==> inputs of delta <==
## cpu_core
module cpu_core(
    input clk,
    input rst,
	 output [5:0] pc_out,
	 input [15:0] instr_out,
	 input [15:0] mem_Data_in,
	 output mem_wr,
	 output mem_rd,
	 output [15:0] reg_Data_2,
	 output [5:0] data_mem_address
    );
clock: 7.38 ns
lec_check: 0
abc_area: 1
cap_margin: 20
core_margin: 2
core_utilization: 70
cts_cluster_diameter: 259
cts_cluster_size: 32
hold_slack_margin: 0.29
setup_slack_margin: -0.68
slew_margin: 20
run.sh (not shown) runs the stock make flow with config.mk's settings and CLKGATE_MAP_FILE=.
==> quartz: changes against delta <==
--- a/flow/config.mk
+++ b/flow/config.mk
@@ -10,7 +10,3 @@
 export CORE_MARGIN = 2
-export CORE_UTILIZATION = 70
-export CTS_CLUSTER_DIAMETER = 259
-export CTS_CLUSTER_SIZE = 32
-export HOLD_SLACK_MARGIN = 0.29
-export SETUP_SLACK_MARGIN = -0.68
+export CORE_UTILIZATION = 59
 export SLEW_MARGIN = 20
==> flow/constraint.sdc (replaced) <==
create_clock -name core_clock -period 6.77 [get_ports {clk}]
set_input_delay 1.3540 -clock core_clock [delete_from_list [all_inputs] [get_ports {clk}]]
set_output_delay 1.3540 -clock core_clock [all_outputs]
set_load 0.01 [all_outputs]
==> garnet: changes against delta <==
--- a/flow/config.mk
+++ b/flow/config.mk
@@ -9,8 +9,9 @@
 export CAP_MARGIN = 20
+export CORE_ASPECT_RATIO = 0.5
 export CORE_MARGIN = 2
-export CORE_UTILIZATION = 70
-export CTS_CLUSTER_DIAMETER = 259
-export CTS_CLUSTER_SIZE = 32
-export HOLD_SLACK_MARGIN = 0.29
-export SETUP_SLACK_MARGIN = -0.68
+export CORE_UTILIZATION = 64
+export CTS_CLUSTER_DIAMETER = 372
+export CTS_CLUSTER_SIZE = 99
+export PLACE_DENSITY = 0.38
+export SETUP_SLACK_MARGIN = 1.23
 export SLEW_MARGIN = 20
==> flow/constraint.sdc (replaced) <==
create_clock -name core_clock -period 6.43 [get_ports {clk}]
set_input_delay 1.2860 -clock core_clock [delete_from_list [all_inputs] [get_ports {clk}]]
set_output_delay 1.2860 -clock core_clock [all_outputs]
set_load 0.01 [all_outputs]
==> comparison table <==
quantity	delta	quartz	garnet
Nets in the synthesized netlist	3776	3776	3776
Number of hold buffers added after CTS	0	0	0
Number of cells in the yosys synthesis report	3558	3558	3558
Number of CTS-inserted buffers	12	26	6
Max-area cell share	29.01%	29.01%	29.01%
Post-cts repair resize count	99	368	553
Aoi/oai-family share of the synthesized area	6.781%	6.781%	6.781%
Avg Inst Size Synth	6.353 um^2	6.353 um^2	6.353 um^2
Die Footprint	33740 um^2	39890 um^2	36930 um^2
Result of the run	aborted with a tool error	aborted with a tool error	aborted with a tool error
Last stage reached	global routing (5_1_grt)	global routing (5_1_grt)	global routing (5_1_grt)
Setup slack after placement	-1891 ps	-2354 ps	-2481 ps
Cell Area, Placed	26460 um^2	27510 um^2	28260 um^2
Commonest flop	sky130_fd_sc_hd__dfrtp_1	sky130_fd_sc_hd__dfrtp_1	sky130_fd_sc_hd__dfrtp_1
Cell total after placement	4308	4467	4529
Final weighted congestion of routability-driven global placement	1.246	1.132	1.123
Floorplan-stage core utilization	71.45%	60.01%	65.23%
Clock Sink Count	262	262	262
Core Box Area	31640 um^2	37670 um^2	34650 um^2
Die Y	183.7 um	199.7 um	136.9 um
IO Pins	64	64	64
Number of placement rows	65	71	48
Number of buffers added for setup after CTS	18	116	230
Detailed-placement wirelength estimate	71950 um	75640 um	77560 um
Post-synthesis chip area from yosys	22600 um^2	22600 um^2	22600 um^2
Chip Width	183.7 um	199.7 um	269.8 um

========
==> v5: inputs <==
Starting RTL as in the previous note.
make LEC_CHECK=0 CAP_MARGIN=20 CELL_PAD_IN_SITES_GLOBAL_PLACEMENT=3 CORE_MARGIN=2 CORE_UTILIZATION=48 MIN_ROUTING_LAYER=met2 PLACE_DENSITY_LB_ADDON=0.23 SLEW_MARGIN=30 TNS_END_PERCENT=95 finish   # period 14.1 ns
==> v14 (differences from v5) <==
CELL_PAD_IN_SITES_GLOBAL_PLACEMENT = unset   (was 3)
CORE_UTILIZATION = 64   (was 48)
MIN_ROUTING_LAYER = unset   (was met2)
PLACE_DENSITY_LB_ADDON = unset   (was 0.23)
SETUP_SLACK_MARGIN = 2.12   (was unset)
SLEW_MARGIN = 20   (was 30)
TNS_END_PERCENT = unset   (was 95)
==> flow/constraint.sdc (replaced) <==
create_clock -name core_clock -period 8.03 [get_ports {clk}]
set_input_delay 1.6060 -clock core_clock [delete_from_list [all_inputs] [get_ports {clk}]]
set_output_delay 1.6060 -clock core_clock [all_outputs]
set_load 0.01 [all_outputs]
==> v13 (differences from v5) <==
CELL_PAD_IN_SITES_GLOBAL_PLACEMENT = unset   (was 3)
CORE_UTILIZATION = 65   (was 48)
MIN_ROUTING_LAYER = unset   (was met2)
PLACE_DENSITY_LB_ADDON = unset   (was 0.23)
SETUP_SLACK_MARGIN = -0.56   (was unset)
SLEW_MARGIN = 20   (was 30)
TNS_END_PERCENT = unset   (was 95)
==> flow/constraint.sdc (replaced) <==
create_clock -name core_clock -period 8.67 [get_ports {clk}]
set_input_delay 1.7340 -clock core_clock [delete_from_list [all_inputs] [get_ports {clk}]]
set_output_delay 1.7340 -clock core_clock [all_outputs]
set_load 0.01 [all_outputs]
==> results <==
                                                                               v5                     v14                         v13
Outcome                                                    stopped before the end  stopped before the end  complete, but fails checks
Last stage reached                                           3_1_place_gp_skip_io                 5_1_grt                           -
Violated checks                                                                 -                       -        negative setup slack
CTS Buf Count                                                                   -                      25                          26
Core Density at Floorplan                                                  48.92%                  64.71%                      66.33%
Number of buffers added on ports                                                -                      63                          63
Floorplan core area                                                   45580 sq um             34460 sq um                 33620 sq um
CTS sink count                                                                  -                     262                         262
Buffers inserted by post-CTS timing repair                                      -                      86                           0
X dimension of the die                                                   219.5 um                190.7 um                    189.2 um
Chip height                                                              219.5 um                190.7 um                    189.2 um
RePlAce Congestion                                                              -                   1.214                       1.134
Post-detailed-placement half-perimeter wirelength                               -                73.61 mm                    71.93 mm
CTS Hold Buffers Added                                                          -                       0                           0
Maximum root-to-sink buffer count                                               -                       3                           3
Overall die area                                                      48190 sq um             36350 sq um                 35800 sq um
Number of instances in the placed design                                        -                    3351                        3324
Root buffer cell                                                                -               clkbuf_16                   clkbuf_16
Count of boundary I/O pins                                                      -                      64                          64
Total cell area at the placement stage                                          -             26350 sq um                 25890 sq um
Syn nets                                                                     2801                    2801                        2801
Number of H-tree levels                                                         -                       1                           1
Most used standard cell by instance count after synthesis                 nand2_1                 nand2_1                     nand2_1
Count of standard-cell rows                                                    78                      68                          67
PostCTS Resize Cnt                                                              -                     324                           0
Setup Slack @ Placement                                                         -               -1.261 ns                  -0.5069 ns
